## cpu
module cpu(clock,reset,imem_addr,imem_data,dmem_addr,dmem_we,dmem_wdata,dmem_rdata);
make LEC_CHECK=0 ABC_AREA=1 CAP_MARGIN=20 CORE_MARGIN=2 CORE_UTILIZATION=72 HOLD_SLACK_MARGIN=0.3 PLACE_DENSITY_LB_ADDON=0.27 SETUP_SLACK_MARGIN=1.22 SLEW_MARGIN=20 finish   # period 4.19 ns
run.sh (not shown) runs the stock make flow with config.mk's settings and CLKGATE_MAP_FILE=.
The starting point stopped in global routing on GRT-0232.
==> next run, changes <==
ABC_AREA = unset   (was 1)
CAP_MARGIN = 0   (was 20)
HOLD_SLACK_MARGIN = unset   (was 0.3)
PLACE_DENSITY_LB_ADDON = unset   (was 0.27)
SETUP_SLACK_MARGIN = unset   (was 1.22)
clock period = 4.79 ns   (was 4.19 ns; I/O delays follow)
- With this change the flow reached the layout checks and failed them: negative setup slack
- die area falls by 3.9%
- area after synthesis falls by 4.0%
- synthesized cell count falls by 27%
==> next run, changes <==
CAP_MARGIN = 20   (was 0)
CORE_UTILIZATION = 40   (was 72)
clock period = 7.2 ns   (was 4.79 ns; I/O delays follow)
What happened:
- With this change the flow produced a clean layout
- total power came out lower by 31%
- core utilization drops by 39 points
- via count went down by 14%
- sequential power came out lower by 34%
- maximum frequency drops by 23%
- synthesized cell count stays the same
- worst hold slack is about the same
- worst setup slack gets better by 0.89 ns
- wire length came out lower by 15%
- cell count climbs by 7.9%
- clock skew barely changes
==> next run, changes <==
CORE_UTILIZATION = 54   (was 40)
CTS_CLUSTER_SIZE = 95   (was unset)
clock period = 3.59 ns   (was 7.2 ns; I/O delays follow)
Effect: With this change the flow completed, yet does not pass: negative setup slack. Setup slack got worse by 1.7 ns. Synthesized cell count does not change. Power climbs by 100%. Non-clock buffer count rises by 179. Global-route usage climbs by 8.9 points. Routed wire length went up by 3.6%. Cell area rises by 8.8%. Die size falls by 25%. Sequential share of layout area goes down by 3.2 points. Synthesized area is unchanged. Critical path depth grows by 2.
==> next run, changes <==
ABC_AREA = 1   (was unset)
CORE_UTILIZATION = 72   (was 54)
CTS_CLUSTER_SIZE = unset   (was 95)
PLACE_DENSITY_LB_ADDON = 0.27   (was unset)
clock period = 4.19 ns   (was 3.59 ns; I/O delays follow)
The new run produced a layout that fails on negative setup slack.
Die area came out lower by 21%.
Worst hold slack loses 0.046 ns.
Utilization went up by 14 points.
Sequential cell count does not change.
Sequential power is lower by 13%.
Setup slack improved by 1.0 ns.
Final cell count rises by 16%.
Cell area went down by 5.5%.

* * *

Starting RTL as in the previous note.
clock: 4.13 ns
lec_check: 0
abc_area: 1
cap_margin: 20
core_aspect_ratio: 0.5
core_margin: 2
core_utilization: 72
cts_cluster_diameter: 346
cts_cluster_size: 100
setup_slack_margin: 1.17
slew_margin: 20
tns_end_percent: 10
The starting point did not get past 5_1_grt.
==> next run, changes <==
- CAP_MARGIN: 20 -> 0
- CORE_ASPECT_RATIO: 0.5 -> default
- CTS_CLUSTER_DIAMETER: 346 -> default
- CTS_CLUSTER_SIZE: 100 -> default
- PLACE_DENSITY_LB_ADDON: default -> 0.27
- SETUP_SLACK_MARGIN: 1.17 -> 1.12
- TNS_END_PERCENT: 10 -> default
- clock period: 4.13 -> 4.19 ns (I/O delays scaled with it)
Effect:
- The changed run did not get past 5_1_grt (GRT-0232)
- area after synthesis does not change
- synthesized cell count stays the same
- die area fell by 0.31%
==> next run, changes <==
- CAP_MARGIN: 0 -> 20
- CTS_CLUSTER_DIAMETER: default -> 372
- SETUP_SLACK_MARGIN: 1.12 -> default
- clock period: 4.19 -> 4.08 ns (I/O delays scaled with it)
The changed run completed, yet does not pass: setup timing.
Die size is unchanged.
Synthesized cell count is unchanged.
Synthesized area does not change.
==> next run, changes <==
- ABC_AREA: 1 -> default
- CORE_UTILIZATION: 72 -> 23
- CTS_CLUSTER_DIAMETER: 372 -> default
- PLACE_DENSITY_LB_ADDON: 0.27 -> default
- clock period: 4.08 -> 7.2 ns (I/O delays scaled with it)
Effect:
- This time the run went through all stages and came out clean
- global-route usage is lower by 33 points
- count of clock-buffer cells in the layout goes up by 5
- synthesized area came out lower by a few percent
- critical path depth falls by 5
- power shrinks by well over a third
- via count drops by a quarter to a third
- worst setup slack improves by 1000 ps
- die size goes up to 2.9 times its value
- routed wire length goes down by a quarter to a third
- fmax decreases by a quarter to a third

* * *

run A:
cpu again, from the RTL that the note above started with.
Settings: LEC_CHECK=0, ABC_AREA=1, CAP_MARGIN=20, CELL_PAD_IN_SITES_GLOBAL_PLACEMENT=2, CORE_MARGIN=2, CORE_UTILIZATION=40, GPL_ROUTABILITY_DRIVEN=0, MAX_ROUTING_LAYER=met4, MIN_ROUTING_LAYER=met2, SETUP_SLACK_MARGIN=1.42, SLEW_MARGIN=35; clock period 8.0 ns.
Run A: done, clean on timing, DRC and antenna
Input-level comparison between run B and run A:
Settings: CELL_PAD_IN_SITES_DETAIL_PLACEMENT now 1, previously not set; MIN_ROUTING_LAYER now met1, was met2.
--- outcome ---
- Run A and run B ended up with roughly the same chip width.
- Run comparison: run A largest power group clock; run B largest power group sequential cells
- On worst setup slack, the higher figure sits with run A, not run B.
- Re tightest hold margin: run B and run A aren't equal, and the higher value belongs to run B.
- Between run A and run B, maximum frequency decreased.
- Critical path's largest stage delay ends up higher on run B.
- Going from run A to run B, final instance area shrank slightly.
- Count of hold buffers inserted by post-cts repair: run A vs run B identical
#### Input delta (run C over run B)
Settings: a deleted CELL_PAD_IN_SITES_GLOBAL_PLACEMENT that had been 2; a deleted GPL_ROUTABILITY_DRIVEN that had been 0; a deleted MIN_ROUTING_LAYER that had been met1; a deleted MAX_ROUTING_LAYER that had been met4; a change of SLEW_MARGIN from 35 to 20; a deleted CELL_PAD_IN_SITES_DETAIL_PLACEMENT that had been 1; a change of CORE_UTILIZATION from 40 to 68; a deleted SETUP_SLACK_MARGIN that had been 1.42; a change of the clock period (ns, I/O delays scaled along) from 8.0 to 4.77.
--- outcome ---
As of run C, final area had fallen slightly compared to run B.
Part of the total power dissipated in combinational logic, run B and run C: smaller value in run B
Compared to run B, run C has via total after detailed routing 1367 higher.
Part of the total power dissipated in sequential elements in run C vs run B: up 0.9 points
Compared with run B, in run C first-iteration DRC count went up 1577, share of synthesized cell area in full adder, half adder and majority cells held, path length in cells of the critical path went up 29%.
The inputs of run D differ from those of run C as listed below.
Settings: CORE_UTILIZATION: 68 -> 40; MAX_ROUTING_LAYER: unset -> met4; GPL_ROUTABILITY_DRIVEN: unset -> 0; SETUP_SLACK_MARGIN: unset -> 1.42; SLEW_MARGIN: 20 -> 35; the clock period (ns, I/O delays scaled along): 4.77 -> 8.0.
### Flow results
Of run D and run C, it is run D that has the lower fraction of area in registers.
Higher die size was reported by run D, not run C.
When run D is set beside run C, its area growth from synthesis to layout turns out to be 1.1 points larger.
The lower fraction of area in clock buffers and inverters of run D and run C is in run C.
When run D is measured against run C, its combinational group share of total power turns out 1.2 points lower.

* * *

cpu again, from the RTL that the note above started with.
make LEC_CHECK=0 ABC_AREA=1 CAP_MARGIN=20 CORE_ASPECT_RATIO=0.5 CORE_MARGIN=2 CORE_UTILIZATION=72 CTS_CLUSTER_DIAMETER=346 CTS_CLUSTER_SIZE=100 PLACE_DENSITY=0.37 SETUP_SLACK_MARGIN=1.17 SLEW_MARGIN=20 TNS_END_PERCENT=10 finish   # period 4.13 ns
The starting point ended with an error in global routing (5_1_grt) (ODB-0269).
Then changed:
- ABC_AREA: 1 -> not set
- CORE_ASPECT_RATIO: 0.5 -> not set
- CORE_UTILIZATION: 72 -> 40
- CTS_CLUSTER_DIAMETER: 346 -> not set
- CTS_CLUSTER_SIZE: 100 -> not set
- PLACE_DENSITY: 0.37 -> not set
- SETUP_SLACK_MARGIN: 1.17 -> not set
- TNS_END_PERCENT: 10 -> not set
- clock period: 4.13 -> 8.0 ns (I/O delays scaled with it)
After rerunning: The changed run completed without violations. Synthesized area is lower by about 4%. Synthesized cell count came out lower by about 27%. Die size went up by 70%.
Then changed:
- SETUP_SLACK_MARGIN: not set -> 1.42
- SLEW_MARGIN: 20 -> 35
What happened: Worst setup slack is better by 1000 ps; fmax grows by 17%; wire length rose by about 0.9%; count of clock-buffer cells in the layout climbs by 1; via count went up by about 0.33%; synthesized cell count is unchanged; power shrinks by 0.57%.
Then changed:
- CORE_UTILIZATION: 40 -> 65
- SETUP_SLACK_MARGIN: 1.42 -> not set
- SLEW_MARGIN: 35 -> 20
- TNS_END_PERCENT: not set -> 5
- clock period: 8.0 -> 6.34 ns (I/O delays scaled with it)
What happened: Non-clock buffer count climbs by 11. Via count is higher by 3.2%. Wire length shrinks by 3.2%. Critical path depth shrinks by 1.
Then changed:
- CORE_UTILIZATION: 65 -> 72
- CTS_CLUSTER_DIAMETER: not set -> 28
- CTS_CLUSTER_SIZE: not set -> 81
- HOLD_SLACK_MARGIN: not set -> -0.09
- PLACE_DENSITY_LB_ADDON: not set -> 0.11
- SETUP_SLACK_MARGIN: not set -> 1.24
- clock period: 6.34 -> 4.32 ns (I/O delays scaled with it)
- Now the flow never finished: it broke off in global routing (5_1_grt)
- area after synthesis does not change
- synthesized cell count stays the same
- die size goes down by roughly a tenth

* * *

== job 1676 ==
cpu again, from the RTL that the note above started with.
==> flow/design.v (excerpt) <==
module cpu(clock,reset,imem_addr,imem_data,dmem_addr,dmem_we,dmem_wdata,dmem_rdata);
export LEC_CHECK = 0
export ABC_AREA = 1
export CAP_MARGIN = 10
export CELL_PAD_IN_SITES_DETAIL_PLACEMENT = 0
export CORE_MARGIN = 2
export CORE_UTILIZATION = 68
export CTS_CLUSTER_DIAMETER = 31
export CTS_CLUSTER_SIZE = 90
export GPL_ROUTABILITY_DRIVEN = 1
export GPL_TIMING_DRIVEN = 1
export HOLD_SLACK_MARGIN = 0.18
export SETUP_SLACK_MARGIN = 0.75
export SLEW_MARGIN = 20
export TNS_END_PERCENT = 90
create_clock -name core_clock -period 5.09 [get_ports {clock}]
## Diff of input files: job 9272 against job 1676
- a change of SLEW_MARGIN from 20 to 10
- a change of TNS_END_PERCENT from 90 to 55
- a change of SETUP_SLACK_MARGIN from 0.75 to 0.57
- a change of CTS_CLUSTER_SIZE from 90 to 14
- a deleted HOLD_SLACK_MARGIN that had been 0.18
- a change of CORE_UTILIZATION from 68 to 70
- a change of CTS_CLUSTER_DIAMETER from 31 to 200
- an added PLACE_DENSITY of 0.35
- a change of the clock period (ns, I/O delays scaled along) from 5.09 to 4.0
==> results <==
Job 9272 is listed as incomplete: the tool reported an error in global routing and the run ended there.
The deepest clock path buffer count of job 9272 and that of job 1676 are within noise of each other.
As far as sequential fraction of the synthesis area goes, job 1676 and job 9272 are indistinguishable; the numbers are identical.
Job 9272 vs. job 1676: number of resized instances in the post-cts repair step increased 69, floorplan die area decreased about 2.8%.
On post-CTS setup-driven buffer insertion count: between job 1676 and job 9272, it ends up lower for job 1676.
Re number of flops mapped to enable cells by yosys: no difference whatsoever between job 1676 and job 9272.
The final weighted congestion in routability-driven placement was comparable across job 1676 and job 9272.
## Diff of input files: job 5598 against job 9272
- HOLD_SLACK_MARGIN now -0.09, previously not set
- SLEW_MARGIN now 20, was 10
- CORE_UTILIZATION now 71, was 70
- CTS_CLUSTER_SIZE now 20, was 14
- PLACE_DENSITY no longer set, was 0.35
- PLACE_DENSITY_LB_ADDON now 0.29, previously not set
- CORE_ASPECT_RATIO now 1.14, previously not set
- CTS_CLUSTER_DIAMETER now 103, was 200
## What came out
Job 5598 did not finish; a tool error ended it in global routing. Between job 9272 and job 5598, the synthesized area does not differ in any meaningful way. Comparing job 5598 against job 9272, there is no change at all in simple logic cell fraction of the synthesized area. Summary of job 5598 over job 9272: placed wire-length estimate moved up; die size moved down; number of different library cells in the post-synthesis netlist level. Taking job 5598 as 1.0, job 9272 lands at 1.07 on die width. Relative to job 9272, the die span in y of job 5598 is higher by about 6%. Job 5598 vs job 9272: core box area down in job 5598.
Input changes introduced in job 7153 (baseline for comparison: job 5598):
- CORE_UTILIZATION changed from 71 to 68
- PLACE_DENSITY_LB_ADDON removed (was 0.29)
- TNS_END_PERCENT changed from 55 to 70
- SETUP_SLACK_MARGIN changed from 0.57 to -0.25
- CAP_MARGIN changed from 10 to 20
- CTS_CLUSTER_DIAMETER changed from 103 to 31
- CORE_ASPECT_RATIO removed (was 1.14)
- CTS_CLUSTER_SIZE changed from 20 to 90
- HOLD_SLACK_MARGIN changed from -0.09 to 0.18
- the clock period (ns, I/O delays scaled along) changed from 4.0 to 4.43
[summary]
Job 5598: GRT-0232 in global routing -> run aborted. Job 7153: complete, dirty (negative setup slack). Re number of synthesized flops with an enable pin: no difference whatsoever between job 5598 and job 7153. Lower core box area goes to job 5598 over job 7153. Against job 5598, job 7153 comes in 400 um higher on detailed placer's ending HPWL. Die span in x: job 7153 higher than job 5598. Job 5598 has lower number of levels in the clock H-tree than job 7153. Job 5598 → job 7153: clock sink total shows no meaningful change, die size shows an increase of about 4.3%, placed cell area shows a reduction of 0.68%, placement row count shows a reduction of 3. Delta(setup fix buffers added after clock tree synthesis, job 7153 - job 5598) < 0. Diff job 7153..job 5598 | post-synthesis cell count | unchanged.
The following lists how job 1509 was set up differently from job 7153:
- SETUP_SLACK_MARGIN removed (was -0.25)
- CORE_UTILIZATION changed from 68 to 66
- TNS_END_PERCENT changed from 70 to 55
- CAP_MARGIN changed from 20 to 10
- the clock period (ns, I/O delays scaled along) changed from 4.43 to 5.09
Of job 7153 and job 1509, only job 7153 fails to finish with a clean layout. Job 7153 finished all stages; however, its layout fails the closing checks, the failures being negative setup slack. Sequential cell area of job 7153 is on par with job 1509. Diff job 7153..job 1509 | per-instance average area after synthesis | negligible. Cells: job 1509 has fewer instances than job 7153. From job 7153 to job 1509 the numbers moved as follows: clock transition at the registers of the reported paths essentially unchanged; register-to-register slack increased 0.73 ns.
No activity file was given, so power comes from the tool's default toggle rates.
